==> trial 94 <==
## main
module main(
    input clk,
    input rst,
    input btnl,
	 input btnd,
	 input btnr,
	 input btnp,
	 input [3:0] speed,
    output [7:0] led,
	 output [6:0] seg,
	 output [3:0] an
    );
localparam DB_BITS  = 10;    
localparam DIV_MAX  = 2999;  
localparam DIV_BITS = 12;
localparam SEG_BITS = 10;    
wire [3:0] bebida;
wire [3:0] total;
wire [3:0] cambio;
reg [3:0] display;
wire reset_wire; 
wire reset_contador_wire;
wire cobrar_wire;
wire cancel_wire; 
wire hundred_wire; 
wire five_hundred_wire;
wire [2:0] c_type;
wire [2:0] c_type_saved;
wire t_expired;
wire [2:0] ing_type;
wire [1:0] t_value;
wire on_temp;
wire start_timer;
wire ok;
assign led[1:0] = 2'b00;
Debouncer #(.CNT_BITS(DB_BITS)) coffee(
	.clk(clk),
	.rst(rst),
	.signal(speed[0]),
	.signal_state(bebida[0])
);
Debouncer #(.CNT_BITS(DB_BITS)) coffee_milk(
	.clk(clk),
	.rst(rst),
	.signal(speed[1]),
	.signal_state(bebida[1])
);
Debouncer #(.CNT_BITS(DB_BITS)) cappuc(
	.clk(clk),
	.rst(rst),
	.signal(speed[2]),
	.signal_state(bebida[2])
);
Debouncer #(.CNT_BITS(DB_BITS)) mocca(
	.clk(clk),
	.rst(rst),
  ...
==> flow/config.mk <==
export PLATFORM = sky130hd
export DESIGN_NAME = main
export DESIGN_NICKNAME = main
export VERILOG_FILES = /design/flow/design.v
export SDC_FILE = /design/flow/constraint.sdc
export NUM_CORES = 4
export LEC_CHECK = 0
export ABC_AREA = 0
export CAP_MARGIN = 30
export CELL_PAD_IN_SITES_GLOBAL_PLACEMENT = 0
export CORE_ASPECT_RATIO = 0.55
export CORE_MARGIN = 2
export CORE_UTILIZATION = 41
export CTS_CLUSTER_SIZE = 26
export GPL_TIMING_DRIVEN = 0
export HOLD_SLACK_MARGIN = 0.22
export MAX_ROUTING_LAYER = met4
export MIN_ROUTING_LAYER = met2
export PLACE_DENSITY_LB_ADDON = 0.19
export SLEW_MARGIN = 0
==> flow/constraint.sdc <==
create_clock -name core_clock -period 5.55 [get_ports {clk}]
set_input_delay 1.1100 -clock core_clock [delete_from_list [all_inputs] [get_ports {clk}]]
set_output_delay 1.1100 -clock core_clock [all_outputs]
set_load 0.01 [all_outputs]
run.sh (not shown) runs the stock make flow with config.mk's settings and CLKGATE_MAP_FILE=.
==> build 85 (differences from trial 94) <==
Settings changed: ABC_AREA 0 to 1, CAP_MARGIN 30 to 20, CELL_PAD_IN_SITES_GLOBAL_PLACEMENT 0 to default, CORE_ASPECT_RATIO 0.55 to default, CORE_UTILIZATION 41 to 72, CTS_CLUSTER_SIZE 26 to 90, GPL_TIMING_DRIVEN 0 to default, HOLD_SLACK_MARGIN 0.22 to default, MAX_ROUTING_LAYER met4 to default, MIN_ROUTING_LAYER met2 to default, PLACE_DENSITY_LB_ADDON 0.19 to 0.08, SETUP_SLACK_MARGIN from default to 0.6, SLEW_MARGIN 0 to 20.
==> flow/constraint.sdc (replaced) <==
create_clock -name core_clock -period 2.29 [get_ports {clk}]
set_input_delay 0.4580 -clock core_clock [delete_from_list [all_inputs] [get_ports {clk}]]
set_output_delay 0.4580 -clock core_clock [all_outputs]
set_load 0.01 [all_outputs]
==> job_summary.md <==
### Flow metrics

| Metric | Value |
|---|---|
| DR WL met2 | `8.70 mm` |
| Proportion of cell area occupied by multi-input gates | `41.4%` |
| Compound-gate portion of the synthesized area | `under 10%` |
| Post-layout period usage | `between 80% and 90%` |
| Post-cts resize count | `46` |
| Run status | `finished clean` |
| Effective utilization at floorplan | `about three quarters` |
| Mux cell area share after synthesis | `0%` |
| Non-clk invs | `~170` |
| Worst reg2reg endpoint | `comparador.cambio[0]$_SDFF_PP0_` |
The numbers above come from build 85.

==> job_summary.md <==
### Flow metrics

| Metric | Value |
|---|---|
| Post-layout period usage | `between 50% and 60%` |
| Proportion of cell area occupied by multi-input gates | `43.3%` |
| DR WL met2 | `8.11 mm` |
| Post-cts resize count | `0` |
| Run status | `finished clean` |
| Worst reg2reg endpoint | `comparador.cambio[2]$_SDFF_PP0_` |
| Compound-gate portion of the synthesized area | `about 9.0%` |
The numbers above come from trial 94.

